### flow/run.sh
#!/bin/bash
# the make line also repeats each setting of config.mk as NAME=value (left out here)
make -C /OpenROAD-flow-scripts/flow DESIGN_CONFIG=/design/flow/config.mk WORK_HOME=/design/flow/orfs CLKGATE_MAP_FILE= finish
### flow/config.mk
export PLATFORM = sky130hd
export DESIGN_NAME = pointwise_layer_stream
export DESIGN_NICKNAME = pointwise_layer_stream
export VERILOG_FILES = /design/flow/design.v
export SDC_FILE = /design/flow/constraint.sdc
export NUM_CORES = 4
export LEC_CHECK = 0
export CAP_MARGIN = 20
export CORE_MARGIN = 2
export CORE_UTILIZATION = 72
export PLACE_DENSITY = 0.36
export SETUP_SLACK_MARGIN = 1.23
export SLEW_MARGIN = 20
### flow/constraint.sdc
create_clock -name core_clock -period 4.55 [get_ports {clk}]
set_input_delay 0.9100 -clock core_clock [delete_from_list [all_inputs] [get_ports {clk}]]
set_output_delay 0.9100 -clock core_clock [all_outputs]
set_load 0.01 [all_outputs]
### flow/design.v
module pointwise_weight_regs #(
    parameter DATA_W   = 8,
    parameter CIN      = 32,
    parameter COUT     = 64,
    parameter PAR_CIN  = 8,
    parameter PAR_COUT = 8
)(
    input  wire clk,
    input  wire reset,
    input  wire                         wr_en,
    input  wire [$clog2(COUT*CIN)-1:0]  wr_addr,
    input  wire signed [DATA_W-1:0]     wr_data,
    input  wire [$clog2((COUT+PAR_COUT-1)/PAR_COUT)-1:0] cout_blk_idx,
    input  wire [$clog2((CIN +PAR_CIN -1)/PAR_CIN )-1:0] cin_blk_idx,
    output reg  signed [PAR_COUT*PAR_CIN*DATA_W-1:0] weight_vec
);
    localparam NUM_CIN_BLKS  = (CIN  + PAR_CIN  - 1) / PAR_CIN;
    localparam NUM_COUT_BLKS = (COUT + PAR_COUT - 1) / PAR_COUT;
    localparam BLOCK_W       = PAR_COUT * PAR_CIN * DATA_W;
    localparam TOTAL_BLOCKS  = NUM_CIN_BLKS * NUM_COUT_BLKS;
    localparam TOTAL_WEIGHTS = COUT * CIN;
    (* ram_style = "block" *)
    reg signed [BLOCK_W-1:0] weight_mem [0:TOTAL_BLOCKS-1];
    wire [$clog2(COUT)-1:0] wr_cout;
    wire [$clog2(CIN)-1:0]  wr_cin;
    assign wr_cout = wr_addr / CIN;
    assign wr_cin  = wr_addr % CIN;
    wire [$clog2(NUM_COUT_BLKS)-1:0] wr_cout_blk;
    wire [$clog2(NUM_CIN_BLKS)-1:0]  wr_cin_blk;
    assign wr_cout_blk = wr_cout / PAR_COUT;
    assign wr_cin_blk  = wr_cin  / PAR_CIN;
    wire [$clog2(TOTAL_BLOCKS)-1:0] blk_idx;
    assign blk_idx = wr_cout_blk * NUM_CIN_BLKS + wr_cin_blk;
    wire [$clog2(PAR_COUT)-1:0] off_cout;
    wire [$clog2(PAR_CIN)-1:0]  off_cin;
    assign off_cout = wr_cout % PAR_COUT;
    assign off_cin  = wr_cin  % PAR_CIN;
    wire [$clog2(PAR_COUT*PAR_CIN)-1:0] elem_idx;
    assign elem_idx = off_cout * PAR_CIN + off_cin;
    wire [$clog2(BLOCK_W)-1:0] bit_idx;
    assign bit_idx = elem_idx * DATA_W;
    always @(posedge clk) begin
        if (wr_en && (wr_addr < TOTAL_WEIGHTS)) begin
            weight_mem[blk_idx][bit_idx +: DATA_W] <= wr_data;
        end
    end
    always @(posedge clk) begin
        weight_vec <=
            weight_mem[cout_blk_idx * NUM_CIN_BLKS + cin_blk_idx];
    end
endmodule
module pointwise_mac_datapath #(
    parameter DATA_W   = 8,
    parameter ACC_W    = 64,
    parameter PAR_CIN  = 8,    
    parameter PAR_COUT = 8
)(
    input  wire                               clk,
    input  wire                               reset,
    input  wire                               acc_clear,
    input  wire                               acc_enable,
    input  wire signed [PAR_CIN*DATA_W-1:0]   feature_vec,
    input  wire signed [PAR_COUT*PAR_CIN*DATA_W-1:0] weight_vec,
    output wire signed [PAR_COUT*ACC_W-1:0]   acc_out
);
    initial begin
        if (PAR_CIN & (PAR_CIN - 1))
            $error("PAR_CIN must be power of 2.");
    end
    localparam PROD_W   = 2 * DATA_W;
    localparam TREE_LVL = $clog2(PAR_CIN);
    localparam SUM_W    = PROD_W + TREE_LVL;
    localparam LATENCY  = 2 + TREE_LVL;  
    integer g, i;
    reg signed [PAR_CIN*DATA_W-1:0]            feature_vec_r;
    reg signed [PAR_COUT*PAR_CIN*DATA_W-1:0]   weight_vec_r;
    always @(posedge clk) begin
        feature_vec_r <= feature_vec;
        weight_vec_r  <= weight_vec;
    end
    (* use_dsp = "yes" *)
    reg signed [PROD_W-1:0] mult [0:PAR_COUT-1][0:PAR_CIN-1];
    always @(posedge clk) begin
        for (g = 0; g < PAR_COUT; g = g + 1) begin
            for (i = 0; i < PAR_CIN; i = i + 1) begin
                mult[g][i] <=
                    $signed(feature_vec_r[i*DATA_W +: DATA_W]) *
                    $signed(weight_vec_r[(g*PAR_CIN+i)*DATA_W +: DATA_W]);
            end
        end
    end
    reg signed [SUM_W-1:0] tree_lvl 
        [0:PAR_COUT-1][0:TREE_LVL-1][0:PAR_CIN/2-1];
    always @(posedge clk) begin
        for (g = 0; g < PAR_COUT; g = g + 1) begin
            for (i = 0; i < PAR_CIN/2; i = i + 1) begin
                tree_lvl[g][0][i] <=
                    {{(SUM_W-PROD_W){mult[g][2*i][PROD_W-1]}}, mult[g][2*i]} +
                    {{(SUM_W-PROD_W){mult[g][2*i+1][PROD_W-1]}}, mult[g][2*i+1]};
            end
        end
    end
    genvar lvl;
    generate
        for (lvl = 1; lvl < TREE_LVL; lvl = lvl + 1) begin : TREE_GEN
            integer idx;
            always @(posedge clk) begin
                for (g = 0; g < PAR_COUT; g = g + 1) begin
                    for (idx = 0; idx < (PAR_CIN >> (lvl+1)); idx = idx + 1) begin
                        tree_lvl[g][lvl][idx] <=
                            tree_lvl[g][lvl-1][2*idx] +
                            tree_lvl[g][lvl-1][2*idx+1];
                    end
                end
            end
        end
    endgenerate
    wire signed [SUM_W-1:0] cycle_sum [0:PAR_COUT-1];
    genvar gi;
    generate
        for (gi = 0; gi < PAR_COUT; gi = gi + 1) begin : SUM_OUT
            assign cycle_sum[gi] = tree_lvl[gi][TREE_LVL-1][0];
        end
    endgenerate
    reg [LATENCY-1:0] acc_enable_pipe;
    reg [LATENCY-1:0] acc_clear_pipe;
    always @(posedge clk) begin
        if (reset) begin
            acc_enable_pipe <= 0;
            acc_clear_pipe  <= 0;
        end
        else begin
            acc_enable_pipe <= {acc_enable_pipe[LATENCY-2:0], acc_enable};
            acc_clear_pipe  <= {acc_clear_pipe[LATENCY-2:0],  acc_clear};
        end
    end
    wire acc_enable_aligned = acc_enable_pipe[LATENCY-1];
    wire acc_clear_aligned  = acc_clear_pipe[LATENCY-1];
    (* use_dsp = "yes" *)
    reg signed [ACC_W-1:0] acc_reg [0:PAR_COUT-1];
    always @(posedge clk) begin
        if (reset) begin
            for (g = 0; g < PAR_COUT; g = g + 1)
                acc_reg[g] <= 0;
        end
        else if (acc_clear_aligned) begin
            for (g = 0; g < PAR_COUT; g = g + 1)
                acc_reg[g] <= 0;
        end
        else if (acc_enable_aligned) begin
            for (g = 0; g < PAR_COUT; g = g + 1)
                acc_reg[g] <= acc_reg[g] + cycle_sum[g];
        end
    end
    generate
        for (gi = 0; gi < PAR_COUT; gi = gi + 1) begin : OUT_PACK
            assign acc_out[gi*ACC_W +: ACC_W] = acc_reg[gi];
        end
    endgenerate
endmodule
module pointwise_conv1x1_fsm_axis #(
    parameter DATA_W   = 8,
    parameter ACC_W    = 64,
    parameter CIN      = 32,
    parameter COUT     = 64,
    parameter PAR_CIN  = 8,
    parameter PAR_COUT = 8,
    parameter MAC_LATENCY = 5
)(
    input  wire clk,
    input  wire reset,
    input  wire s_axis_tvalid,
    output wire s_axis_tready,
    output wire m_axis_tvalid,
    input  wire m_axis_tready,
    input  wire signed [CIN*DATA_W-1:0] feature_vec,
    input  wire signed [PAR_COUT*ACC_W-1:0] acc_out,
    output reg  acc_clear,
    output reg  acc_enable,
    output reg signed [COUT*DATA_W-1:0] out_vec,
    output reg signed [CIN*DATA_W-1:0] feature_reg,
    output reg [$clog2((CIN+PAR_CIN-1)/PAR_CIN)-1:0]   cin_blk_idx,
    output reg [$clog2((COUT+PAR_COUT-1)/PAR_COUT)-1:0] cout_blk_idx,
    output reg o_intr
);
    localparam NUM_CIN_ITER  = (CIN  + PAR_CIN  - 1) / PAR_CIN;
    localparam NUM_COUT_ITER = (COUT + PAR_COUT - 1) / PAR_COUT;
    localparam IDLE      = 3'd0,
               LOAD      = 3'd1,
               ACCUM     = 3'd2,
               WAIT_PIPE = 3'd3,
               STORE     = 3'd4,
               DONE      = 3'd5;
    reg [2:0] state, next_state;
    reg [$clog2(NUM_CIN_ITER)-1:0]  cin_cnt;
    reg [$clog2(NUM_COUT_ITER)-1:0] cout_cnt;
    reg [$clog2(MAC_LATENCY)-1:0]   pipe_cnt;
    always @(posedge clk)
        if (reset)
            state <= IDLE;
        else
            state <= next_state;
    always @(*) begin
        next_state = state;
        case (state)
            IDLE:
                if (s_axis_tvalid)
                    next_state = LOAD;
            LOAD:
                next_state = ACCUM;
            ACCUM:
                if (cin_cnt == NUM_CIN_ITER-1)
                    next_state = WAIT_PIPE;
            WAIT_PIPE:
                if (pipe_cnt == MAC_LATENCY-1)
                    next_state = STORE;
            STORE:
                if (cout_cnt == NUM_COUT_ITER-1)
                    next_state = DONE;
                else
                    next_state = LOAD;
            DONE:
                if (m_axis_tready)
                    next_state = IDLE;
        endcase
    end
    function automatic signed [DATA_W-1:0] saturate;
        input signed [ACC_W-1:0] val;
        begin
            if (val > 127)
                saturate = 127;
            else if (val < -128)
                saturate = -128;
            else
                saturate = val[DATA_W-1:0];
        end
    endfunction
    integer g;
    always @(posedge clk) begin
        if (reset) begin
            cin_cnt      <= 0;
            cout_cnt     <= 0;
            pipe_cnt     <= 0;
            cin_blk_idx  <= 0;
            cout_blk_idx <= 0;
            acc_enable   <= 0;
            acc_clear    <= 0;
            out_vec      <= 0;
            feature_reg  <= 0;
            o_intr       <= 0;
        end
        else begin
            acc_enable <= 0;
            acc_clear  <= 0;
            o_intr     <= 0;
            if (state == ACCUM && next_state == WAIT_PIPE)
                pipe_cnt <= 0;
            else if (state == WAIT_PIPE)
                pipe_cnt <= pipe_cnt + 1;
            case (state)
                IDLE:
                begin
                    cin_cnt  <= 0;
                    cout_cnt <= 0;
                    if (s_axis_tvalid)
                        feature_reg <= feature_vec;   
                end
                LOAD:
                begin
                    cin_cnt      <= 0;
                    cin_blk_idx  <= 0;
                    cout_blk_idx <= cout_cnt;
                    acc_clear    <= 1;
                end
                ACCUM:
                begin
                    acc_enable  <= 1;
                    cin_blk_idx <= cin_cnt + 1;
                    if (cin_cnt != NUM_CIN_ITER-1)
                        cin_cnt <= cin_cnt + 1;
                end
                WAIT_PIPE:
                begin
                end
                STORE:
                begin
                    for (g = 0; g < PAR_COUT; g = g + 1)
                        if ((cout_cnt*PAR_COUT + g) < COUT)
                            out_vec[(cout_cnt*PAR_COUT + g)*DATA_W +: DATA_W]
                                <= saturate(acc_out[g*ACC_W +: ACC_W]);
                    if (cout_cnt != NUM_COUT_ITER-1)
                        cout_cnt <= cout_cnt + 1;
                end
                DONE:
                begin
                    o_intr <= 1;
                end
            endcase
        end
    end
    assign s_axis_tready = (state == IDLE);
    assign m_axis_tvalid = (state == DONE);
endmodule
module pointwise_layer_stream #(
    parameter DATA_W   = 8,
    parameter ACC_W    = 64,
    parameter CIN      = 16,
    parameter COUT     = 16,
    parameter PAR_CIN       = 8,
    parameter PAR_COUT       = 4
)(
    input  wire clk,
    input  wire reset,
    input  wire [CIN*DATA_W-1:0]  s_axis_tdata,
    input  wire                   s_axis_tvalid,
    output wire                   s_axis_tready,
    output wire [COUT*DATA_W-1:0] m_axis_tdata,
    output wire                   m_axis_tvalid,
    input  wire                   m_axis_tready,
    input  wire                         pw_wr_en,
    input  wire [$clog2(COUT*CIN)-1:0]  pw_wr_addr,
    input  wire signed [DATA_W-1:0]     pw_wr_data,
    output wire o_intr
);
    localparam NUM_CIN_ITER  = (CIN  + PAR_CIN  - 1) / PAR_CIN;
    localparam NUM_COUT_ITER = (COUT + PAR_COUT - 1) / PAR_COUT;
    localparam MAC_LATENCY = 3 + $clog2(PAR_CIN);
    wire                                  acc_clear;
    wire                                  acc_enable;
    wire signed [PAR_COUT*ACC_W-1:0]      acc_out;
    wire signed [CIN*DATA_W-1:0]          feature_full_reg;
    wire signed [PAR_CIN*DATA_W-1:0]      feature_slice;
    wire signed [PAR_COUT*PAR_CIN*DATA_W-1:0] weight_vec_block;
    wire [$clog2(NUM_CIN_ITER)-1:0]       cin_blk_idx;
    wire [$clog2(NUM_COUT_ITER)-1:0]      cout_blk_idx;
    wire signed [COUT*DATA_W-1:0]         fsm_out_vec;
    wire                                  fsm_m_axis_tvalid;
    pointwise_conv1x1_fsm_axis #(
        .DATA_W       (DATA_W),
        .ACC_W        (ACC_W),
        .CIN          (CIN),
        .COUT         (COUT),
        .PAR_CIN      (PAR_CIN),
        .PAR_COUT     (PAR_COUT),
        .MAC_LATENCY  (MAC_LATENCY)
    ) FSM (
        .clk            (clk),
        .reset          (reset),
        .s_axis_tvalid  (s_axis_tvalid),
        .s_axis_tready  (s_axis_tready),
        .m_axis_tvalid  (fsm_m_axis_tvalid),
        .m_axis_tready  (m_axis_tready),
        .feature_vec    (s_axis_tdata),       
        .acc_out        (acc_out),
        .acc_clear      (acc_clear),
        .acc_enable     (acc_enable),
        .out_vec        (fsm_out_vec),
        .feature_reg    (feature_full_reg),   
        .cin_blk_idx    (cin_blk_idx),
        .cout_blk_idx   (cout_blk_idx),
        .o_intr         (o_intr)
    );
    reg signed [PAR_CIN*DATA_W-1:0] feature_slice_r;
    always @(posedge clk)
        feature_slice_r <=
            feature_full_reg[
                cin_blk_idx * PAR_CIN * DATA_W +: PAR_CIN * DATA_W
            ];
    assign feature_slice = feature_slice_r;
    pointwise_weight_regs #(
        .DATA_W   (DATA_W),
        .CIN      (CIN),
        .COUT     (COUT),
        .PAR_CIN  (PAR_CIN),
        .PAR_COUT (PAR_COUT)
    ) PW_WREGS (
        .clk          (clk),
        .reset        (reset),
        .wr_en        (pw_wr_en),
        .wr_addr      (pw_wr_addr),
        .wr_data      (pw_wr_data),
        .cin_blk_idx  (cin_blk_idx),
        .cout_blk_idx (cout_blk_idx),
        .weight_vec   (weight_vec_block)
    );
    pointwise_mac_datapath #(
        .DATA_W   (DATA_W),
        .ACC_W    (ACC_W),
        .PAR_CIN  (PAR_CIN),
        .PAR_COUT (PAR_COUT)
    ) MAC_DP (
        .clk         (clk),
        .reset       (reset),
        .acc_clear   (acc_clear),
        .acc_enable  (acc_enable),
        .feature_vec (feature_slice),    
        .weight_vec  (weight_vec_block),
        .acc_out     (acc_out)
    );
    assign m_axis_tdata  = fsm_out_vec;
    assign m_axis_tvalid = fsm_m_axis_tvalid;
endmodule
==> results of run 1 <==
[routing by layer]
layer | global-route usage [%] | wire length [um] | vias to the layer above | share of wire (%)
met3 | 9.686 | 78300 | 2070 | 11
li1 | - | - | 73060 | -
met2 | 59.89 | 306200 | 9300 | 45
met1 | 53.63 | 262400 | 81820 | 38
met5 | 0 | 538 | - | 0.078
met4 | 17.42 | 38810 | 80 | 5.7
[per-stage QoR]
stage | instance area [um^2] | power, mW
floorplan | 245700 | 92.26
global placement | 256100 | 108.4
detailed placement | 256100 | 109.8
CTS | 272700 | 146.9
global route | 277000 | 158.8
finish | 277100 | 150.8
[what timing repair did]
action,4_1_cts,5_1_grt
endpoints found under the setup margin,479,713
cloned,13,22
buffers inserted,155,187
resized,191,601
pin swaps,111,488
[area by class of cell]
cell class	instances	area share [%]
clock buffers	537	4.154
well taps	4515	2.039
clock inverters	238	0.9415
inverters	3050	4.151
repair buffers	1263	4.436
multi-input cells	13330	46.06
flip-flops and latches	4243	38.19
diodes	40	0.03612
==> impl_metrics.py, run 1 <==
# Physical implementation metrics
metrics = {
    "clocking": {
        "cts_max_path_buffers": 4,
        "clkSinkCount": 4243,
        "cts_hold_buf": 0,
        "clk_latency_ns": 1.04,
        "ctsRootBufferMaster": "clkbuf_16",
        "numCtsBuffers": 416,
        "cts_tree": "done",
        "htreeDepth": 5,
        "clk_pin_slew_ns": 0.06,
    },
    "floorplanning": {
        "die_h_um": 585.5,
        "io_pins": 280,
        "row_count": 213,
        "core_area_um2": 336600,
        "chip_area_um2": 342800,
        "fp-utilization_pct": 72.34,
        "dieWidth_um": 585.5,
    },
    "worst_hold_path": {
        "hold_start": "reset",
        "hp-class": "input pin to flop",
        "hold_end": "FSM.cout_blk_idx[1]",
        "holdPathStages": 2,
    },
    "power": {
        "pg_comb_mw": 65.1,
        "swShare_pct": 38.10,
        "clock_net_power_mw": 36.2,
        "power.density_nw_per_um2": 544.2,
        "power.internal_mw": 93.35,
        "ir_worst_vdd_uv": 482.5,
        "combPwrFrac_pct": 43.2,
        "maxPowerGroup": "combinational logic",
        "leakage_nw": 113.8,
        "clkPwrFrac_pct": 24.0,
        "sequentialPower_mw": 49.5,
        "p_seq_share_pct": 32.8,
        "switching_power_mw": 57.45,
    },
    "sta": {
        "rsz0062_at_grt": "yes",
        "slew_viol_final": 0,
        "fin_ws_ns": -0.06312,
        "fin_worst_skew_ns": 0.1048,
        "clock.fmax_ghz": 0.2168,
        "finalClockPeriodUsage_pct": 101.4,
        "relSlewSlack_pct": 23.15,
        "setup_tns_ns": -0.1255,
        "hold_ws_ns": 0.2456,
        "tightest_slew_ns": 1.153,
        "hold_viol_final": 0,
        "setup-violations-final": 3,
        "post-route-min-period_ns": 4.613,
    },
    "finish": {
        "nFillCells": 18650,
        "syn_to_final_growth_pct": 13.80,
        "postLayoutCoreUtil_pct": 82.32,
        "final_cells": 27220,
        "fin_nets": 25900,
        "final-seq-area_um2": 105800,
        "logic_area_um2": 127600,
    },
    "synthesis": {
        "area_leaders": "edfxtp_1 (25%), dfxtp_1 (18%), fa_1 (15%)",
        "syn_nets": 24900,
        "yosys.stat.chipArea_um2": 243500,
        "synth-xor-area-share_pct": 3.863,
        "syn_inst": 21310,
        "top_area_share_pct": 25.26,
        "async_reset_ff_share_pct": 0,
        "yosysCellCount": 21310,
        "yosys.area.top_type": "edfxtp_1",
        "fa_ha_area_share_pct": 23.21,
        "synth.distinct_cells": 98,
        "synth.cells.most_frequent": "inv_1 (3,046), dfxtp_1 (2,195), edfxtp_1 (2,048)",
        "ys.flop_type": "dfxtp_1",
        "synth-edff-count": 2048,
        "synth_area_per_cell_um2": 11.43,
        "seq_area_frac_synth_pct": 43.30,
        "aoi_share_pct": 6.967,
        "simple_gate_share_pct": 10.02,
        "yosys_warnings": 7,
        "ys_ff": 4243,
        "synth.most_common_cell": "inv_1",
        "syn_area_um2": 243500,
        "logic_family": "adder cells",
        "synthMuxAreaShare_pct": 6.857,
    },
    "worst_setup_path": {
        "cp-startpoint": "MAC_DP.feature_vec_r[2]",
        "crit_fanout": 7,
        "r2r_slack_ns": -0.06,
        "critPathMaxStageDelay_ns": 0.45,
        "cpLargestDelayFamily": "adder cells",
        "path_buffers": 6,
        "cp.depth": 22,
        "timing.rr.start": "MAC_DP.feature_vec_r[2]",
        "start_kind": "flop",
        "cp_slowest_cell": "fa_1",
        "worstPathArrival_ns": 5.44,
        "required_ns": 5.38,
        "ff2ff_path_depth": 22,
        "timing.rr.end": "MAC_DP.mult[8][15]",
        "worstSetupEndpoint": "MAC_DP.mult[8][15]",
        "cp-end-kind": "flop",
        "path_class": "flop to flop",
        "critical_path.cell_chain": "buf_12 -> buf_12 -> and2_1 -> fa_1 -> inv_1 -> fa_1 -> inv_1 -> ha_1 -> inv_1 -> fa_1 -> inv_1 -> ha_1 -> a21o_1 -> a21oi_2 -> o21bai_1 -> a21oi_2 -> o21bai_1 -> a21oi_2 -> o21bai_1 -> a21oi_2 -> o21ai_2 -> xnor2_1",
    },
    "global_routing": {
        "overflow": 0,
        "grt_pass1_wl_mm": 1005,
        "antenna_found_initial": 113,
        "track_usage_pct": 39.20,
        "grt_max_degree": 106,
        "grt_pass1_vias": 165000,
    },
    "run": {
        "warning_count": 40,
        "drv_cap": 0,
    },
    "detailed_routing": {
        "dr.pass1.iters": 6,
        "routed_wl_mm": 686.2,
        "wl_per_cell_um": 25.21,
        "dr_total_vias": 166300,
        "drt_iter0_markers": 17130,
        "drc": 0,
        "postRouteAntennaNets": 0,
        "vias_per_cell": 6.111,
    },
    "outcome": {
        "outcome": "complete, but fails checks",
        "so_faults": "setup timing",
    },
    "placement": {
        "dp_hpwl_mm": 472.1,
        "port_buffers": 279,
        "place_ws_ns": -0.07269,
        "dp_cells": 26030,
        "gp_congestion": 0.9387,
    },
}
==> run 2, diff against run 1 <==
- CORE_ASPECT_RATIO: unset -> 0.8
- CORE_MARGIN: 2 -> 4
- CTS_CLUSTER_DIAMETER: unset -> 96
- CTS_CLUSTER_SIZE: unset -> 22
- GPL_ROUTABILITY_DRIVEN: unset -> 0
- GPL_TIMING_DRIVEN: unset -> 1
- PLACE_DENSITY: 0.36 -> unset
- SETUP_SLACK_MARGIN: 1.23 -> 0.9
- TNS_END_PERCENT: unset -> 75
- clock period: 4.55 -> 6.17 ns (I/O delays scaled with it)
==> impl_metrics.py, run 2 <==
# Physical implementation metrics
metrics = {
    "worst_setup_path": {
        "ff2ff_path_depth": 20,
        "cp.depth": 20,
        "cp-startpoint": "MAC_DP.feature_vec_r[45]",
        "worstSetupEndpoint": "MAC_DP.mult[13][15]",
        "cp-end-kind": "flop",
        "crit_fanout": 25,
        "cpLargestDelayFamily": "adder cells",
        "timing.rr.end": "MAC_DP.mult[13][15]",
        "required_ns": 6.99,
        "cp_slowest_cell": "fa_1",
        "critPathMaxStageDelay_ns": 0.55,
        "path_buffers": 6,
        "worstPathArrival_ns": 5.85,
        "critical_path.cell_chain": "buf_6 -> and2_1 -> fa_1 -> inv_1 -> fa_1 -> inv_1 -> fa_1 -> inv_1 -> fa_1 -> inv_1 -> ha_1 -> inv_1 -> o21bai_1 -> a21oi_1 -> o21bai_1 -> a21oi_1 -> o21bai_1 -> a21oi_1 -> o21ai_0 -> xnor2_1",
        "timing.rr.start": "MAC_DP.feature_vec_r[45]",
        "path_class": "flop to flop",
        "r2r_slack_ns": 1.15,
        "cpMostUsedCell": "inv_1",
        "start_kind": "flop",
    },
    "sta": {
        "finalClockPeriodUsage_pct": 81.40,
        "rsz0062_at_grt": "yes",
        "relSlewSlack_pct": 24.41,
        "setup_tns_ns": 0,
        "hold_ws_ns": 0.2880,
        "hold_viol_final": 0,
        "tightest_slew_ns": 1.134,
        "post-route-min-period_ns": 5.023,
        "setup-violations-final": 0,
        "slew_viol_final": 0,
        "clock.fmax_ghz": 0.1991,
        "fin_worst_skew_ns": 0.1084,
    },
    "outcome": {
        "outcome": "timing/DRC/antenna clean",
    },
    "synthesis": {
        "ys_ff": 4243,
        "syn_nets": 24900,
        "async_reset_ff_share_pct": 0,
        "area_leaders": "edfxtp_1 (25%), dfxtp_1 (18%), fa_1 (15%)",
        "synth-edff-count": 2048,
        "yosysCellCount": 21310,
        "top_area_share_pct": 25.26,
        "logic_family": "adder cells",
        "aoi_share_pct": 6.967,
        "simple_gate_share_pct": 10.02,
        "synth-xor-area-share_pct": 3.863,
        "syn_inst": 21310,
        "seq_area_frac_synth_pct": 43.30,
        "yosys.area.top_type": "edfxtp_1",
        "yosys_warnings": 7,
        "synth_area_per_cell_um2": 11.43,
        "synthMuxAreaShare_pct": 6.857,
        "fa_ha_area_share_pct": 23.21,
        "synth.most_common_cell": "inv_1",
        "synth.cells.most_frequent": "inv_1 (3,046), dfxtp_1 (2,195), edfxtp_1 (2,048)",
        "ys.flop_type": "dfxtp_1",
        "syn_area_um2": 243500,
        "synth.distinct_cells": 98,
        "yosys.stat.chipArea_um2": 243500,
    },
    "clocking": {
        "htreeDepth": 4,
        "cts_max_path_buffers": 4,
        "clk_latency_ns": 1.02,
        "clk_pin_slew_ns": 0.09,
        "numCtsBuffers": 224,
        "ctsRootBufferMaster": "clkbuf_16",
        "clkSinkCount": 4243,
        "cts_tree": "done",
    },
    "power": {
        "power.density_nw_per_um2": 376.8,
        "pg_comb_mw": 44.5,
        "power.internal_mw": 58.53,
        "maxPowerGroup": "combinational logic",
        "switching_power_mw": 38.57,
        "swShare_pct": 39.72,
        "sequentialPower_mw": 36.2,
        "clkPwrFrac_pct": 16.8,
        "leakage_nw": 104.9,
        "ir_worst_vdd_uv": 316.0,
        "clock_net_power_mw": 16.3,
        "combPwrFrac_pct": 45.9,
        "p_seq_share_pct": 37.3,
    },
    "global_routing": {
        "antenna_found_initial": 118,
        "grt_pass1_wl_mm": 938.7,
        "grt_max_degree": 138,
        "grt_pass1_vias": 154100,
        "track_usage_pct": 35.69,
        "overflow": 0,
    },
    "finish": {
        "logic_area_um2": 124000,
        "syn_to_final_growth_pct": 5.820,
        "fin_nets": 24910,
        "postLayoutCoreUtil_pct": 76.71,
        "nFillCells": 21870,
        "final-seq-area_um2": 105500,
        "final_cells": 26010,
    },
    "floorplanning": {
        "core_area_um2": 335900,
        "chip_area_um2": 347600,
        "fp-utilization_pct": 72.49,
        "die_h_um": 528.1,
        "io_pins": 280,
        "row_count": 190,
        "dieWidth_um": 658.2,
    },
    "detailed_routing": {
        "vias_per_cell": 6.016,
        "dr.pass1.iters": 7,
        "postRouteAntennaNets": 0,
        "drc": 0,
        "routed_wl_mm": 616.2,
        "wl_per_cell_um": 23.69,
        "drt_iter0_markers": 17360,
        "dr_total_vias": 156500,
    },
    "run": {
        "drv_cap": 0,
        "warning_count": 57,
    },
    "worst_hold_path": {
        "hold_end": "MAC_DP.feature_vec_r[6]",
        "hp-class": "flop to flop",
        "hold_start": "feature_slice_r[6]",
        "holdPathStages": 0,
    },
    "placement": {
        "dp_hpwl_mm": 462.6,
        "dp_cells": 25600,
        "port_buffers": 279,
    },
}
[run 2: final cells by class]
| class | instances | area share (%) |
|---|---|---|
| Antenna cell | 38 | 0.03691 |
| Clock buffer | 338 | 2.382 |
| Clock inverter | 31 | 0.1743 |
| Inverter | 3050 | 4.443 |
| Multi-Input combinational cell | 13330 | 48.14 |
| Sequential cell | 4243 | 40.95 |
| Tap cell | 4512 | 2.191 |
| Timing Repair Buffer | 466 | 1.685 |
[run 2: timing repair]
action,in CTS,in global routing
setup endpoints to repair,0,58
resized,0,34
hold buffers,0,0
setup buffers,0,0
[run 2: layer usage]
layer  global-route usage, %  vias up  part of all wire (%)
met5                       0        -                 0.071
met4                   11.11       62                   3.7
met3                   11.10     1133                    13
met2                   50.44     7536                    42
met1                   53.10    76890                    42
li1                        -    70850                     -
[run 2: metrics by stage]
step                      area [um^2]  setup slack (ns)  power, mW
final                          257700             1.147      97.10
after global placement         250900             1.101      79.28
after CTS                      257500            0.9092      96.48
after detailed placement       250900             1.011      80.33
after global routing           257600            0.8776      103.4
after floorplan                243500             1.677      67.04
==> run 3, diff against run 2 <==
- ABC_AREA: unset -> 1
- CAP_MARGIN: 20 -> 30
- CELL_PAD_IN_SITES_DETAIL_PLACEMENT: unset -> 2
- CELL_PAD_IN_SITES_GLOBAL_PLACEMENT: unset -> 2
- CORE_ASPECT_RATIO: 0.8 -> unset
- CORE_MARGIN: 4 -> 7
- CORE_UTILIZATION: 72 -> 60
- CTS_CLUSTER_DIAMETER: 96 -> 352
- CTS_CLUSTER_SIZE: 22 -> 36
- GPL_ROUTABILITY_DRIVEN: 0 -> unset
- GPL_TIMING_DRIVEN: 1 -> unset
- MIN_ROUTING_LAYER: unset -> met2
- PLACE_DENSITY_LB_ADDON: unset -> 0.19
- SETUP_SLACK_MARGIN: 0.9 -> 2.87
- SLEW_MARGIN: 20 -> 10
- TNS_END_PERCENT: 75 -> unset
- clock period: 6.17 -> 10.0 ns (I/O delays scaled with it)
==> impl_metrics.py, run 3 <==
# Metrics from the implementation run
metrics = {
    "outcome": {
        "outcome": "did not finish",
        "failing_step": "3_1_place_gp_skip_io",
        "error": "[ERROR FLW-0024] Place density exceeds 1.0 (current PLACE_DENSITY_LB_ADDON =  0.19). Please check if the value of  PLACE_DENSITY_LB_ADDON is between 0 and 0.99.",
    },
    "synthesis": {
        "async_reset_ff_share_pct": 0,
        "simple_gate_share_pct": 15.11,
        "synthMuxAreaShare_pct": 0,
        "synth.cells.most_frequent": "inv_1 (5,724), nand2_1 (5,233), nor2_1 (3,550)",
        "yosys.area.top_type": "edfxtp_1",
        "synth.distinct_cells": 55,
        "synth_area_per_cell_um2": 8.710,
        "ys.flop_type": "dfxtp_1",
        "logic_family": "adder cells",
        "syn_inst": 29910,
        "synth-xor-area-share_pct": 3.537,
        "area_leaders": "edfxtp_1 (24%), dfxtp_1 (17%), fa_1 (14%)",
        "ys_ff": 4243,
        "yosys.stat.chipArea_um2": 260500,
        "aoi_share_pct": 9.146,
        "synth.most_common_cell": "inv_1",
        "fa_ha_area_share_pct": 21.70,
        "syn_area_um2": 260500,
        "seq_area_frac_synth_pct": 40.48,
        "yosys_warnings": 7,
        "syn_nets": 33500,
        "yosysCellCount": 29910,
        "top_area_share_pct": 23.61,
        "synth-edff-count": 2048,
    },
    "floorplanning": {
        "dieWidth_um": 672.9,
        "row_count": 241,
        "fp-utilization_pct": 60.36,
        "core_area_um2": 431500,
        "die_h_um": 672.9,
        "chip_area_um2": 452800,
    },
}
==> run 4, diff against run 3 <==
- ABC_AREA: 1 -> unset
- CAP_MARGIN: 30 -> 20
- CELL_PAD_IN_SITES_DETAIL_PLACEMENT: 2 -> unset
- CELL_PAD_IN_SITES_GLOBAL_PLACEMENT: 2 -> unset
- CORE_ASPECT_RATIO: unset -> 1.25
- CORE_MARGIN: 7 -> 2
- CORE_UTILIZATION: 60 -> 45
- CTS_CLUSTER_DIAMETER: 352 -> 25
- CTS_CLUSTER_SIZE: 36 -> 38
- GPL_ROUTABILITY_DRIVEN: unset -> 1
- GPL_TIMING_DRIVEN: unset -> 0
- MIN_ROUTING_LAYER: met2 -> unset
- PLACE_DENSITY_LB_ADDON: 0.19 -> 0.23
- SETUP_SLACK_MARGIN: 2.87 -> 2.68
- SLEW_MARGIN: 10 -> 20
==> impl_metrics.py, run 4 <==
# Physical implementation metrics
metrics = {
    "outcome": {
        "outcome": "timing/DRC/antenna clean",
    },
    "floorplanning": {
        "io_pins": 280,
        "dieWidth_um": 661.9,
        "fp-utilization_pct": 45.09,
        "core_area_um2": 540000,
        "row_count": 302,
        "chip_area_um2": 547000,
        "die_h_um": 826.4,
    },
    "run": {
        "drv_cap": 0,
        "warning_count": 31,
    },
    "worst_setup_path": {
        "cp-end-kind": "flop",
        "ff2ff_path_depth": 19,
        "cp-startpoint": "MAC_DP.feature_vec_r[59]",
        "worstPathArrival_ns": 6.93,
        "required_ns": 10.89,
        "r2r_slack_ns": 3.96,
        "timing.rr.start": "MAC_DP.feature_vec_r[59]",
        "cp_slowest_cell": "xnor2_1",
        "critPathMaxStageDelay_ns": 0.78,
        "critical_path.cell_chain": "clkbuf_1 -> nand2_1 -> fa_1 -> inv_1 -> fa_1 -> inv_1 -> fa_1 -> fa_1 -> inv_1 -> ha_1 -> a21oi_1 -> o21bai_1 -> a21oi_1 -> o21bai_1 -> a21oi_1 -> o21bai_1 -> a21oi_1 -> o21ai_0 -> xnor2_1",
        "path_buffers": 4,
        "timing.rr.end": "MAC_DP.mult[15][15]",
        "worstSetupEndpoint": "MAC_DP.mult[15][15]",
        "cp.depth": 19,
        "start_kind": "flop",
        "cpLargestDelayFamily": "adder cells",
        "crit_fanout": 10,
        "path_class": "flop to flop",
    },
    "sta": {
        "hold_viol_final": 0,
        "setup_tns_ns": 0,
        "clock.fmax_ghz": 0.1654,
        "post-route-min-period_ns": 6.044,
        "hold_ws_ns": 0.2823,
        "setup-violations-final": 0,
        "fin_worst_skew_ns": 0.1010,
        "rsz0062_at_grt": "no",
        "tightest_slew_ns": 1.343,
        "relSlewSlack_pct": 10.44,
        "fin_ws_ns": 3.956,
        "finalClockPeriodUsage_pct": 60.44,
        "slew_viol_final": 0,
    },
    "synthesis": {
        "yosys.stat.chipArea_um2": 243500,
        "top_area_share_pct": 25.26,
        "synth.most_common_cell": "inv_1",
        "fa_ha_area_share_pct": 23.21,
        "synthMuxAreaShare_pct": 6.857,
        "ys.flop_type": "dfxtp_1",
        "synth-edff-count": 2048,
        "yosysCellCount": 21310,
        "syn_area_um2": 243500,
        "syn_nets": 24900,
        "simple_gate_share_pct": 10.02,
        "yosys_warnings": 7,
        "synth_area_per_cell_um2": 11.43,
        "area_leaders": "edfxtp_1 (25%), dfxtp_1 (18%), fa_1 (15%)",
        "synth-xor-area-share_pct": 3.863,
        "logic_family": "adder cells",
        "yosys.area.top_type": "edfxtp_1",
        "ys_ff": 4243,
        "async_reset_ff_share_pct": 0,
        "syn_inst": 21310,
        "aoi_share_pct": 6.967,
        "synth.distinct_cells": 98,
        "seq_area_frac_synth_pct": 43.30,
        "synth.cells.most_frequent": "inv_1 (3,046), dfxtp_1 (2,195), edfxtp_1 (2,048)",
    },
    "clocking": {
        "numCtsBuffers": 898,
        "cts-resized-gates": 0,
        "cts_max_path_buffers": 4,
        "cts_setup_buffers": 0,
        "ctsRootBufferMaster": "clkbuf_16",
        "cts_tree": "done",
        "cts_hold_buf": 0,
        "clk_pin_slew_ns": 0.05,
        "clkSinkCount": 4243,
        "htreeDepth": 6,
        "clk_latency_ns": 1.17,
    },
    "power": {
        "pg_comb_mw": 27.9,
        "combPwrFrac_pct": 34.3,
        "power.density_nw_per_um2": 281.7,
        "clock_net_power_mw": 30.9,
        "ir_worst_vdd_uv": 232.1,
        "leakage_nw": 117.7,
        "clkPwrFrac_pct": 38.0,
        "fin_total_pwr_mw": 81.38,
        "sequentialPower_mw": 22.6,
        "maxPowerGroup": "clock",
        "power.internal_mw": 52.29,
        "swShare_pct": 35.75,
        "p_seq_share_pct": 27.7,
        "switching_power_mw": 29.09,
    },
    "detailed_routing": {
        "dr.pass1.iters": 6,
        "drc": 0,
        "drt_iter0_markers": 12240,
        "wl_per_cell_um": 24.24,
        "dr_total_vias": 162000,
        "vias_per_cell": 5.294,
        "routed_wl_mm": 742.0,
        "postRouteAntennaNets": 0,
    },
    "finish": {
        "fin_nets": 26110,
        "syn_to_final_growth_pct": 18.66,
    },
    "placement": {
        "gp_congestion": 0.9436,
        "port_buffers": 278,
        "place_ws_ns": 3.261,
        "dp_hpwl_mm": 582.6,
    },
    "global_routing": {
        "grt_pass1_vias": 166300,
        "gr-usage-met1_pct": 32.18,
        "use_met2_pct": 44.57,
        "grt_pass1_wl_mm": 1079,
        "grt_max_degree": 31,
        "track_usage_pct": 26.96,
        "busiest_layer": "met2",
        "antenna_found_initial": 148,
        "grt.met3_usage_pct": 4.871,
        "overflow": 0,
    },
    "worst_hold_path": {
        "holdPathStages": 0,
        "hold_end": "MAC_DP.feature_vec_r[34]",
        "hp-class": "flop to flop",
        "hold_start": "feature_slice_r[34]",
    },
}
[run 4: metrics by stage]
step	area (um^2)	cells	utilization (%)
after CTS	288500	30460	53.44
after global placement	255200	28730	47.26
final	288900	30600	53.51
after detailed placement	256200	28760	47.45
after global routing	288800	30560	53.48
after floorplan	243500	21310	-
[run 4: layout make-up]
cell class                 instances  area [um^2]
tap                             7144         8939
sequential                      4243       105400
antenna                          140        350.3
buffer                           680         2758
fill                           46120       251000
clock buffer                    1064        24060
inverter                        3050        11450
multi-input combinational      13330       124100
timing repair buffer             314         3541
clock inverter                   637         8278
[run 4: metal layers]
| metal | part of all wire, % | vias to the layer above |
|---|---|---|
| met3 | 6.3 | 1636 |
| met2 | 48 | 5567 |
| met1 | 39 | 80670 |
| li1 | - | 74080 |
| met5 | 0.047 | - |
| met4 | 7.4 | 50 |
==> run 5, diff against run 4 <==
- ABC_AREA: unset -> 0
- CORE_ASPECT_RATIO: 1.25 -> 0.8
- CORE_MARGIN: 2 -> 4
- CORE_UTILIZATION: 45 -> 72
- CTS_CLUSTER_DIAMETER: 25 -> 96
- CTS_CLUSTER_SIZE: 38 -> 22
- GPL_ROUTABILITY_DRIVEN: 1 -> 0
- GPL_TIMING_DRIVEN: 0 -> 1
- PLACE_DENSITY_LB_ADDON: 0.23 -> 0.03
- SETUP_SLACK_MARGIN: 2.68 -> 0.89
- TNS_END_PERCENT: unset -> 75
- clock period: 10.0 -> 2.98 ns (I/O delays scaled with it)
==> impl_metrics.py, run 5 <==
# Physical implementation metrics
metrics = {
    "outcome": {
        "outcome": "complete, but fails checks",
        "so_faults": "antenna rules, setup timing",
    },
    "sta": {
        "rsz0062_at_grt": "yes",
        "slew_viol_final": 0,
        "hold_viol_final": 0,
        "setup-violations-final": 551,
        "finalClockPeriodUsage_pct": 160.0,
        "post-route-min-period_ns": 4.768,
        "tightest_slew_ns": 1.184,
        "clock.fmax_ghz": 0.2097,
        "hold_ws_ns": 0.1049,
        "fin_ws_ns": -1.788,
        "relSlewSlack_pct": 20.37,
        "fin_worst_skew_ns": 0.1219,
    },
    "clocking": {
        "cts_max_path_buffers": 4,
        "ctsRootBufferMaster": "clkbuf_16",
        "clkSinkCount": 4243,
        "cts_tree": "done",
        "clk_latency_ns": 1.04,
        "clk_pin_slew_ns": 0.10,
        "numCtsBuffers": 221,
        "htreeDepth": 4,
    },
    "worst_setup_path": {
        "timing.rr.start": "MAC_DP.feature_vec_r[36]",
        "path_buffers": 6,
        "critical_path.cell_chain": "buf_6 -> and2_1 -> fa_1 -> inv_2 -> fa_1 -> inv_2 -> fa_1 -> inv_1 -> fa_1 -> inv_2 -> ha_4 -> inv_4 -> o21bai_4 -> a21o_1 -> a21o_1 -> a21oi_2 -> o21bai_1 -> a21o_1 -> a21oi_2 -> xnor2_1",
        "cp.depth": 20,
        "worstPathArrival_ns": 5.73,
        "ff2ff_path_depth": 20,
        "worstSetupEndpoint": "MAC_DP.mult[12][14]",
        "r2r_slack_ns": -1.79,
        "cp-startpoint": "MAC_DP.feature_vec_r[36]",
        "cpLargestDelayFamily": "adder cells",
        "cp-end-kind": "flop",
        "start_kind": "flop",
        "timing.rr.end": "MAC_DP.mult[12][14]",
        "critPathMaxStageDelay_ns": 0.53,
        "cp_slowest_cell": "fa_1",
        "crit_fanout": 6,
        "required_ns": 3.94,
        "cpMostUsedCell": "fa_1",
        "path_class": "flop to flop",
    },
    "floorplanning": {
        "io_pins": 280,
        "chip_area_um2": 347600,
        "fp-utilization_pct": 72.49,
        "die_h_um": 528.1,
        "core_area_um2": 335900,
        "row_count": 190,
        "dieWidth_um": 658.2,
    },
    "synthesis": {
        "fa_ha_area_share_pct": 23.21,
        "synth-edff-count": 2048,
        "aoi_share_pct": 6.967,
        "yosys.stat.chipArea_um2": 243500,
        "synthMuxAreaShare_pct": 6.857,
        "syn_nets": 24900,
        "ys.flop_type": "dfxtp_1",
        "seq_area_frac_synth_pct": 43.30,
        "async_reset_ff_share_pct": 0,
        "syn_area_um2": 243500,
        "synth.most_common_cell": "inv_1",
        "area_leaders": "edfxtp_1 (25%), dfxtp_1 (18%), fa_1 (15%)",
        "yosysCellCount": 21310,
        "synth.cells.most_frequent": "inv_1 (3,046), dfxtp_1 (2,195), edfxtp_1 (2,048)",
        "top_area_share_pct": 25.26,
        "synth.distinct_cells": 98,
        "syn_inst": 21310,
        "simple_gate_share_pct": 10.02,
        "yosys_warnings": 7,
        "synth-xor-area-share_pct": 3.863,
        "yosys.area.top_type": "edfxtp_1",
        "ys_ff": 4243,
        "logic_family": "adder cells",
        "synth_area_per_cell_um2": 11.43,
    },
    "detailed_routing": {
        "wl_met1_mm": 281.1,
        "drt_iter0_markers": 26210,
        "wl_per_cell_um": 27.38,
        "routed_wl_mm": 811.8,
        "wl_met2_mm": 352.4,
        "dr.pass1.iters": 10,
        "postRouteAntennaNets": 2,
        "drc": 0,
        "dr.max_layer_used": "met5",
        "met3_length_mm": 121.7,
        "vias_per_cell": 6.303,
        "dr_total_vias": 186900,
    },
    "finish": {
        "postLayoutCoreUtil_pct": 88.35,
        "fin_nets": 28470,
        "syn_to_final_growth_pct": 21.88,
        "nFillCells": 14240,
    },
    "global_routing": {
        "grt_max_degree": 139,
        "overflow": 0,
        "grt_pass1_wl_mm": 1094,
        "grt_pass1_vias": 179600,
        "antenna_found_initial": 149,
        "track_usage_pct": 41.72,
    },
    "power": {
        "sequentialPower_mw": 75.0,
        "switching_power_mw": 99.75,
        "maxPowerGroup": "combinational logic",
        "combPwrFrac_pct": 55.3,
        "clock_net_power_mw": 35.2,
        "p_seq_share_pct": 30.4,
        "power.density_nw_per_um2": 830.3,
        "swShare_pct": 40.48,
        "clkPwrFrac_pct": 14.3,
        "pg_comb_mw": 136,
        "power.internal_mw": 146.6,
        "leakage_nw": 124.8,
        "ir_worst_vdd_uv": 973.1,
        "fin_total_pwr_mw": 246.4,
    },
    "worst_hold_path": {
        "hold_end": "FSM.feature_reg[111]",
        "hp-class": "input pin to flop",
        "hold_start": "s_axis_tdata[111]",
        "holdPathStages": 3,
    },
    "placement": {
        "place_ws_ns": -1.530,
        "port_buffers": 279,
        "dp_hpwl_mm": 522.8,
    },
    "run": {
        "warning_count": 41,
        "drv_cap": 0,
    },
}
[run 5: layer usage]
| layer | global-route usage (%) | up-vias |
|---|---|---|
| met3 | 15.00 | 3756 |
| met4 | 18.86 | 126 |
| met1 | 56.27 | 90370 |
| met2 | 61.04 | 14640 |
| met5 | 0 | - |
| li1 | - | 77990 |
[run 5: timing repair]
| action | in CTS | in global routing |
|---|---|---|
| pin swaps | 185 | 922 |
| setup buffers | 105 | 270 |
| cloned | 9 | 20 |
| hold buffers | 1 | 0 |
| setup endpoints to repair | 2064 | 3004 |
| hold endpoints to repair | 31 | 0 |
| resized | 242 | 1817 |
[run 5: layout make-up]
type | count | area, um^2 | area share (%)
Clock inverter | 27 | 357.8 | 0.1206
Sequential cell | 4243 | 105900 | 35.67
Multi-Input combinational cell | 13330 | 132700 | 44.70
Antenna cell | 119 | 297.8 | 0.1003
Timing Repair Buffer | 4034 | 34440 | 11.60
Tap cell | 4512 | 5645 | 1.902
Clock buffer | 332 | 5989 | 2.018
Inverter | 3050 | 11510 | 3.880
[run 5: metrics by stage]
stage / cells / TNS (ns) / cell area (um^2)
6_report: 29650 / -424.22 / 296800
5_1_grt: 29550 / -492.11 / 296500
4_1_cts: 29240 / -418.07 / 286200
3_5_place_dp: 28770 / -513.20 / 277900
3_3_place_gp: 28770 / -402.96 / 277900
2_1_floorplan: 21310 / -229.77 / 246200
==> run 6, diff against run 5 <==
- ABC_AREA: 0 -> 1
- CORE_ASPECT_RATIO: 0.8 -> 1.9
- CORE_MARGIN: 4 -> 6
- CORE_UTILIZATION: 72 -> 36
- CTS_CLUSTER_DIAMETER: 96 -> unset
- CTS_CLUSTER_SIZE: 22 -> unset
- GPL_ROUTABILITY_DRIVEN: 0 -> unset
- GPL_TIMING_DRIVEN: 1 -> 0
- PLACE_DENSITY_LB_ADDON: 0.03 -> 0.0
- SETUP_SLACK_MARGIN: 0.89 -> unset
- TNS_END_PERCENT: 75 -> 95
- clock period: 2.98 -> 3.52 ns (I/O delays scaled with it)
==> impl_metrics.py, run 6 <==
# Physical implementation metrics
metrics = {
    "worst_setup_path": {
        "worstPathArrival_ns": 5.38,
        "ff2ff_path_depth": 19,
        "cp.depth": 9,
        "timing.rr.start": "MAC_DP.feature_vec_r[23]",
        "critPathMaxStageDelay_ns": 1.08,
        "required_ns": 4.30,
        "path_buffers": 3,
        "cpMostUsedCell": "nand2_1",
        "cp-end-kind": "flop",
        "crit_fanout": 8,
        "cpLargestDelayFamily": "AND-OR/OR-AND gates",
        "r2r_slack_ns": -1.07,
        "start_kind": "input pin",
        "critical_path.cell_chain": "clkdlybuf4s50_1 -> inv_1 -> o21ai_0 -> nand2_1 -> o21ai_0 -> nand2_1 -> nand2_1 -> inv_1 -> o21ai_1",
        "path_class": "input pin to flop",
        "cp_slowest_cell": "clkdlybuf4s50_1",
        "timing.rr.end": "MAC_DP.mult[18][12]",
        "worstSetupEndpoint": "PW_WREGS.weight_mem[1][233]",
        "cp-startpoint": "pw_wr_data[1]",
    },
    "clocking": {
        "cts_tree": "done",
        "numCtsBuffers": 440,
        "ctsRootBufferMaster": "clkbuf_16",
        "clkSinkCount": 4243,
        "cts_max_path_buffers": 5,
        "clk_latency_ns": 1.13,
        "clk_pin_slew_ns": 0.07,
        "htreeDepth": 5,
    },
    "finish": {
        "fin_area_um2": 310200,
        "nFillCells": 72620,
        "syn_to_final_growth_pct": 19.09,
        "fin_nets": 34760,
        "postLayoutCoreUtil_pct": 43.03,
    },
    "synthesis": {
        "ys_ff": 4243,
        "top_area_share_pct": 23.61,
        "area_leaders": "edfxtp_1 (24%), dfxtp_1 (17%), fa_1 (14%)",
        "synth-edff-count": 2048,
        "synth.most_common_cell": "inv_1",
        "async_reset_ff_share_pct": 0,
        "synth_area_per_cell_um2": 8.710,
        "yosys.stat.chipArea_um2": 260500,
        "synth-xor-area-share_pct": 3.537,
        "yosysCellCount": 29910,
        "synthMuxAreaShare_pct": 0,
        "aoi_share_pct": 9.146,
        "syn_area_um2": 260500,
        "syn_nets": 33500,
        "ys.flop_type": "dfxtp_1",
        "simple_gate_share_pct": 15.11,
        "fa_ha_area_share_pct": 21.70,
        "syn_inst": 29910,
        "seq_area_frac_synth_pct": 40.48,
        "logic_family": "adder cells",
        "yosys.area.top_type": "edfxtp_1",
        "synth.cells.most_frequent": "inv_1 (5,724), nand2_1 (5,233), nor2_1 (3,550)",
        "synth.distinct_cells": 55,
        "yosys_warnings": 7,
    },
    "sta": {
        "setup-violations-final": 1351,
        "rsz0062_at_grt": "yes",
        "setup_tns_ns": -475.34,
        "hold_viol_final": 0,
        "fin_ws_ns": -1.079,
        "finalClockPeriodUsage_pct": 130.6,
        "relSlewSlack_pct": 13.29,
        "tightest_slew_ns": 1.287,
        "slew_viol_final": 0,
        "post-route-min-period_ns": 4.599,
        "clock.fmax_ghz": 0.2175,
        "fin_worst_skew_ns": 0.1165,
    },
    "detailed_routing": {
        "vias_per_cell": 4.937,
        "postRouteAntennaNets": 0,
        "routed_wl_mm": 1168,
        "drc": 0,
        "drt_iter0_markers": 11460,
        "dr_total_vias": 204100,
        "wl_per_cell_um": 28.25,
        "dr.pass1.iters": 8,
    },
    "global_routing": {
        "grt_pass1_wl_mm": 1599,
        "antenna_found_initial": 187,
        "track_usage_pct": 30.60,
        "grt_pass1_vias": 213700,
        "grt_max_degree": 47,
        "overflow": 0,
    },
    "run": {
        "drv_cap": 0,
        "warning_count": 34,
    },
    "outcome": {
        "outcome": "complete, but fails checks",
        "so_faults": "setup timing",
    },
    "worst_hold_path": {
        "hp-class": "input pin to flop",
        "hold_end": "PW_WREGS.weight_mem[4][255]",
        "holdPathStages": 1,
        "hold_start": "pw_wr_data[7]",
    },
    "power": {
        "sequentialPower_mw": 67.3,
        "clock_net_power_mw": 50.1,
        "maxPowerGroup": "combinational logic",
        "p_seq_share_pct": 23.3,
        "pg_comb_mw": 171,
        "combPwrFrac_pct": 59.3,
        "ir_worst_vdd_uv": 780.0,
        "switching_power_mw": 132.0,
        "swShare_pct": 45.76,
        "leakage_nw": 141.1,
        "power.density_nw_per_um2": 929.8,
        "power.internal_mw": 156.5,
        "fin_total_pwr_mw": 288.4,
        "clkPwrFrac_pct": 17.4,
    },
    "floorplanning": {
        "fp-utilization_pct": 36.13,
        "row_count": 430,
        "io_pins": 280,
        "core_area_um2": 720900,
        "chip_area_um2": 745100,
        "die_h_mm": 1.184,
        "dieWidth_um": 629.1,
    },
    "placement": {
        "place_ws_ns": -2.351,
        "port_buffers": 272,
        "gp_congestion": 1.035,
        "placed_area_um2": 282800,
        "dp_hpwl_mm": 984.7,
    },
}
==> run 6: repair_timing <==
action / CTS / global route
pin swaps: 352 / 574
hold buffers: 1 / 0
resized: 1087 / 828
endpoints found under the setup margin: 1607 / 1573
buffers inserted: 304 / 203
gates cloned: 7 / 3
hold endpoints to repair: 2 / 0
==> run 6: per-stage QoR <==
stage / hold WS [ns] / instances
finish: 0.2001 / 41350
CTS: 0.1854 / 40870
global placement: 0.3107 / 39680
global route: 0.1330 / 41260
detailed placement: 0.3120 / 39800
floorplan: 0.3095 / 29910
==> run 6: layout make-up <==
cell class                 count  area [um^2]  share of cell area, %
clock buffer                 581        12230                  3.942
inverter                    5748        21690                  6.993
sequential                  4243       105800                  34.10
clock inverter               222         2756                 0.8886
tap                         9504        11890                  3.834
antenna                      314        785.8                 0.2533
buffer                      1035         7054                  2.274
timing repair buffer         888         9529                  3.072
multi-input combinational  18820       138500                  44.64
==> run 6: layer usage <==
metal	track usage, %	part of all wire, %	vias to the layer above
met5	0	0.017	-
met4	25.92	10	34
met3	3.416	3.3	2247
met2	59.80	55	4763
met1	27.80	32	100200
li1	-	-	96890
==> run 7, diff against run 6 <==
- ABC_AREA: 1 -> unset
- CORE_ASPECT_RATIO: 1.9 -> 0.8
- CORE_MARGIN: 6 -> 4
- CORE_UTILIZATION: 36 -> 72
- CTS_CLUSTER_DIAMETER: unset -> 96
- CTS_CLUSTER_SIZE: unset -> 22
- GPL_ROUTABILITY_DRIVEN: unset -> 0
- GPL_TIMING_DRIVEN: 0 -> 1
- PLACE_DENSITY_LB_ADDON: 0.0 -> unset
- SETUP_SLACK_MARGIN: unset -> -0.11
- TNS_END_PERCENT: 95 -> 75
- clock period: 3.52 -> 4.11 ns (I/O delays scaled with it)
==> impl_metrics.py, run 7 <==
# Physical implementation metrics
metrics = {
    "outcome": {
        "outcome": "complete, but fails checks",
        "so_faults": "setup timing",
    },
    "clocking": {
        "cts_tree": "done",
        "cts_max_path_buffers": 4,
        "numCtsBuffers": 221,
        "htreeDepth": 4,
        "clk_pin_slew_ns": 0.09,
        "cts_hold_buf": 0,
        "clk_latency_ns": 1.05,
        "clkSinkCount": 4243,
        "ctsRootBufferMaster": "clkbuf_16",
    },
    "global_routing": {
        "grt_pass1_vias": 167100,
        "track_usage_pct": 38.76,
        "grt_max_degree": 182,
        "overflow": 0,
        "antenna_found_initial": 128,
        "grt_pass1_wl_mm": 1019,
    },
    "detailed_routing": {
        "dr_total_vias": 168400,
        "drc": 0,
        "dr.pass1.iters": 9,
        "drt_iter0_markers": 19720,
        "postRouteAntennaNets": 0,
        "vias_per_cell": 6.028,
        "wl_per_cell_um": 24.64,
        "routed_wl_mm": 688.2,
    },
    "worst_setup_path": {
        "critical_path.cell_chain": "buf_6 -> and2_4 -> fa_1 -> inv_2 -> fa_1 -> inv_1 -> fa_1 -> inv_1 -> fa_1 -> inv_2 -> ha_4 -> inv_4 -> o21bai_1 -> a21oi_1 -> o21bai_1 -> a21oi_2 -> o21bai_1 -> a21oi_2 -> buf_4 -> xnor2_2",
        "cp.depth": 20,
        "crit_fanout": 6,
        "ff2ff_path_depth": 20,
        "worstSetupEndpoint": "MAC_DP.mult[18][13]",
        "path_buffers": 7,
        "timing.rr.end": "MAC_DP.mult[18][13]",
        "cpLargestDelayFamily": "adder cells",
        "critPathMaxStageDelay_ns": 0.58,
        "timing.rr.start": "MAC_DP.feature_vec_r[20]",
        "path_class": "flop to flop",
        "worstPathArrival_ns": 5.49,
        "r2r_slack_ns": -0.55,
        "start_kind": "flop",
        "cp_slowest_cell": "fa_1",
        "required_ns": 4.94,
        "cp-startpoint": "MAC_DP.feature_vec_r[20]",
        "cp-end-kind": "flop",
        "cpMostUsedCell": "fa_1",
    },
    "placement": {
        "placed_area_um2": 264300,
        "port_buffers": 279,
        "place_ws_ns": -0.4719,
        "dp_hpwl_mm": 496.5,
    },
    "sta": {
        "fin_ws_ns": -0.5538,
        "relSlewSlack_pct": 15.09,
        "slew_viol_final": 0,
        "setup-violations-final": 188,
        "clock.fmax_ghz": 0.2144,
        "hold_viol_final": 0,
        "rsz0062_at_grt": "yes",
        "setup_tns_ns": -37.50,
        "post-route-min-period_ns": 4.664,
        "finalClockPeriodUsage_pct": 113.5,
        "fin_worst_skew_ns": 0.1234,
        "tightest_slew_ns": 1.260,
    },
    "synthesis": {
        "yosys.area.top_type": "edfxtp_1",
        "synth-xor-area-share_pct": 3.863,
        "syn_nets": 24900,
        "async_reset_ff_share_pct": 0,
        "synth_area_per_cell_um2": 11.43,
        "synth.most_common_cell": "inv_1",
        "fa_ha_area_share_pct": 23.21,
        "syn_area_um2": 243500,
        "ys_ff": 4243,
        "yosys.stat.chipArea_um2": 243500,
        "logic_family": "adder cells",
        "synth.cells.most_frequent": "inv_1 (3,046), dfxtp_1 (2,195), edfxtp_1 (2,048)",
        "yosys_warnings": 7,
        "ys.flop_type": "dfxtp_1",
        "synth.distinct_cells": 98,
        "yosysCellCount": 21310,
        "aoi_share_pct": 6.967,
        "simple_gate_share_pct": 10.02,
        "synthMuxAreaShare_pct": 6.857,
        "seq_area_frac_synth_pct": 43.30,
        "area_leaders": "edfxtp_1 (25%), dfxtp_1 (18%), fa_1 (15%)",
        "synth-edff-count": 2048,
        "top_area_share_pct": 25.26,
        "syn_inst": 21310,
    },
    "power": {
        "combPwrFrac_pct": 50.5,
        "pg_comb_mw": 80.7,
        "ir_worst_vdd_uv": 531.2,
        "p_seq_share_pct": 34.1,
        "swShare_pct": 39.59,
        "power.internal_mw": 96.56,
        "clkPwrFrac_pct": 15.4,
        "maxPowerGroup": "combinational logic",
        "fin_total_pwr_mw": 159.8,
        "sequentialPower_mw": 54.5,
        "leakage_nw": 115.4,
        "clock_net_power_mw": 24.6,
        "power.density_nw_per_um2": 571.3,
        "switching_power_mw": 63.29,
    },
    "floorplanning": {
        "row_count": 190,
        "io_pins": 280,
        "core_area_um2": 335900,
        "fp-utilization_pct": 72.49,
        "die_h_um": 528.1,
        "dieWidth_um": 658.2,
        "chip_area_um2": 347600,
    },
    "worst_hold_path": {
        "hold_start": "PW_WREGS.weight_vec[3]",
        "hp-class": "flop to flop",
        "holdPathStages": 0,
        "hold_end": "MAC_DP.weight_vec_r[3]",
    },
    "finish": {
        "nFillCells": 18130,
        "syn_to_final_growth_pct": 14.91,
        "fin_area_um2": 279800,
        "fin_nets": 26820,
    },
    "run": {
        "warning_count": 52,
        "drv_cap": 0,
    },
}
-- run 7: stage by stage --
step	utilization, %	hold slack [ns]	cells
after floorplan	-	0.3095	21310
after global placement	78.67	0.3105	27170
after detailed placement	78.67	0.3121	27170
after CTS	82.08	0.2380	27780
after global routing	83.25	0.2942	27890
final	83.29	0.2870	27940
-- run 7: final cells by class --
class,count,area (um^2),area share [%]
multi-input combinational,13330,129300,46.23
timing repair buffer,2379,20950,7.487
clock buffer,331,5943,2.124
clock inverter,32,508.0,0.1816
tap,4512,5645,2.018
antenna,57,142.6,0.05098
inverter,3050,11510,4.114
sequential,4243,105700,37.79
-- run 7: per-layer routing --
metal / vias up / GRT usage (%) / wire length, um
li1: 74640 / - / -
met2: 9458 / 55.82 / 295600
met3: 1701 / 14.02 / 95250
met5: - / 0 / 801
met1: 82470 / 54.88 / 266900
met4: 114 / 13.20 / 29660
-- run 7: what timing repair did --
action	4_1_cts	5_1_grt
gates cloned	17	6
setup endpoints to repair	149	207
pin swaps	575	663
gates resized	809	775
buffers inserted	274	180
==> run 8, diff against run 7 <==
- ABC_AREA: unset -> 1
- CORE_ASPECT_RATIO: 0.8 -> unset
- CORE_MARGIN: 4 -> 2
- CTS_CLUSTER_DIAMETER: 96 -> unset
- CTS_CLUSTER_SIZE: 22 -> unset
- GPL_ROUTABILITY_DRIVEN: 0 -> unset
- GPL_TIMING_DRIVEN: 1 -> unset
- SETUP_SLACK_MARGIN: -0.11 -> -0.17
- TNS_END_PERCENT: 75 -> unset
- clock period: 4.11 -> 6.11 ns (I/O delays scaled with it)
==> impl_metrics.py, run 8 <==
# Physical implementation metrics
metrics = {
    "floorplanning": {
        "io_pins": 280,
        "fp-utilization_pct": 72.45,
        "die_h_um": 605.5,
        "core_area_um2": 359500,
        "chip_area_um2": 366600,
        "row_count": 220,
        "dieWidth_um": 605.5,
    },
    "sta": {
        "setup-violations-final": 0,
        "tightest_slew_ns": 1.227,
        "post-route-min-period_ns": 5.088,
        "hold_viol_final": 0,
        "slew_viol_final": 0,
        "relSlewSlack_pct": 18.19,
        "fin_worst_skew_ns": 0.1022,
        "rsz0062_at_grt": "no",
        "clock.fmax_ghz": 0.1965,
        "setup_tns_ns": 0,
        "finalClockPeriodUsage_pct": 83.27,
    },
    "clocking": {
        "numCtsBuffers": 421,
        "clk_pin_slew_ns": 0.07,
        "clkSinkCount": 4243,
        "cts_tree": "done",
        "clk_latency_ns": 1.05,
        "cts_hold_buf": 0,
        "ctsRootBufferMaster": "clkbuf_16",
        "cts_setup_buffers": 0,
        "htreeDepth": 5,
        "cts_max_path_buffers": 4,
        "cts-resized-gates": 0,
    },
    "worst_setup_path": {
        "cp_slowest_cell": "dfxtp_1",
        "cp-startpoint": "MAC_DP.feature_vec_r[31]",
        "required_ns": 6.97,
        "worstPathArrival_ns": 5.95,
        "cp-end-kind": "flop",
        "ff2ff_path_depth": 16,
        "path_class": "flop to flop",
        "worstSetupEndpoint": "MAC_DP.mult[3][12]",
        "timing.rr.end": "MAC_DP.mult[3][12]",
        "r2r_slack_ns": 1.02,
        "crit_fanout": 22,
        "cp.depth": 16,
        "start_kind": "flop",
        "critical_path.cell_chain": "nand2_1 -> fa_1 -> fa_1 -> fa_1 -> fa_1 -> inv_1 -> ha_1 -> a21oi_1 -> nand2_1 -> nand2_1 -> nand2_1 -> a21oi_1 -> nor2_1 -> o21ai_0 -> nand2_1 -> xor2_1",
        "cpLargestDelayFamily": "adder cells",
        "timing.rr.start": "MAC_DP.feature_vec_r[31]",
        "path_buffers": 1,
        "critPathMaxStageDelay_ns": 1.02,
        "cpMostUsedCell": "nand2_1",
    },
    "synthesis": {
        "async_reset_ff_share_pct": 0,
        "syn_nets": 33500,
        "yosys.stat.chipArea_um2": 260500,
        "synth.cells.most_frequent": "inv_1 (5,724), nand2_1 (5,233), nor2_1 (3,550)",
        "area_leaders": "edfxtp_1 (24%), dfxtp_1 (17%), fa_1 (14%)",
        "seq_area_frac_synth_pct": 40.48,
        "logic_family": "adder cells",
        "yosysCellCount": 29910,
        "syn_area_um2": 260500,
        "ys.flop_type": "dfxtp_1",
        "simple_gate_share_pct": 15.11,
        "synth-edff-count": 2048,
        "synthMuxAreaShare_pct": 0,
        "yosys.area.top_type": "edfxtp_1",
        "yosys_warnings": 7,
        "aoi_share_pct": 9.146,
        "top_area_share_pct": 23.61,
        "syn_inst": 29910,
        "synth-xor-area-share_pct": 3.537,
        "synth.distinct_cells": 55,
        "fa_ha_area_share_pct": 21.70,
        "ys_ff": 4243,
        "synth_area_per_cell_um2": 8.710,
        "synth.most_common_cell": "inv_1",
    },
    "worst_hold_path": {
        "hp-class": "flop to flop",
        "hold_start": "feature_slice_r[22]",
        "holdPathStages": 0,
        "hold_end": "MAC_DP.feature_vec_r[22]",
    },
    "placement": {
        "dp_cells": 34040,
        "dp_hpwl_mm": 538.4,
        "port_buffers": 279,
        "gp_congestion": 1.010,
    },
    "run": {
        "drv_cap": 0,
        "warning_count": 181,
    },
    "power": {
        "clkPwrFrac_pct": 19.7,
        "pg_comb_mw": 70.9,
        "power.internal_mw": 76.07,
        "power.density_nw_per_um2": 486.5,
        "swShare_pct": 44.35,
        "maxPowerGroup": "combinational logic",
        "sequentialPower_mw": 38.9,
        "leakage_nw": 133.3,
        "combPwrFrac_pct": 51.9,
        "clock_net_power_mw": 26.9,
        "ir_worst_vdd_uv": 431.0,
        "p_seq_share_pct": 28.4,
        "switching_power_mw": 60.61,
    },
    "detailed_routing": {
        "vias_per_cell": 5.832,
        "drc": 0,
        "drt_iter0_markers": 24200,
        "wl_per_cell_um": 20.92,
        "routed_wl_mm": 729.3,
        "postRouteAntennaNets": 1,
        "dr.pass1.iters": 7,
        "dr_total_vias": 203300,
    },
    "global_routing": {
        "overflow": 0,
        "antenna_found_initial": 87,
        "track_usage_pct": 39.35,
        "grt_pass1_vias": 196700,
        "grt_max_degree": 206,
        "grt_pass1_wl_mm": 1107,
    },
    "finish": {
        "fin_nets": 33280,
        "syn_to_final_growth_pct": 7.861,
        "final_cells": 34860,
        "nFillCells": 24230,
    },
    "outcome": {
        "so_faults": "antenna rules",
        "outcome": "complete, but fails checks",
    },
}
[run 8: routing by layer]
layer,GRT usage [%],wire [um],vias up
li1,-,-,93590
met1,52.40,279200,96170
met2,60.90,323000,11450
met3,9.350,86050,2027
met4,19.23,40750,34
met5,0,245,-
[run 8: through the flow]
step	utilization [%]	area [um^2]	power [mW]	setup WS (ns)	hold slack, ns
after floorplan	-	260500	87.70	1.861	0.3096
after global placement	74.12	266500	106.2	0.8738	0.3100
after detailed placement	74.12	266500	108.2	0.8676	0.3121
after CTS	78.11	280800	135.3	1.031	0.3104
after global routing	78.13	280900	145.9	0.7814	0.3104
final	78.15	280900	136.7	1.022	0.3049
[run 8: layout make-up]
type / count / area (um^2) / share of cell area [%]
Clock buffer: 580 / 11760 / 4.186
Sequential cell: 4243 / 105500 / 37.54
Multi-Input combinational cell: 18820 / 129000 / 45.93
Clock inverter: 202 / 2567 / 0.9139
Antenna cell: 35 / 87.58 / 0.03117
Timing Repair Buffer: 459 / 4417 / 1.572
Inverter: 5748 / 21620 / 7.697
Tap cell: 4773 / 5972 / 2.126
Power and IR drop assume default switching activity.
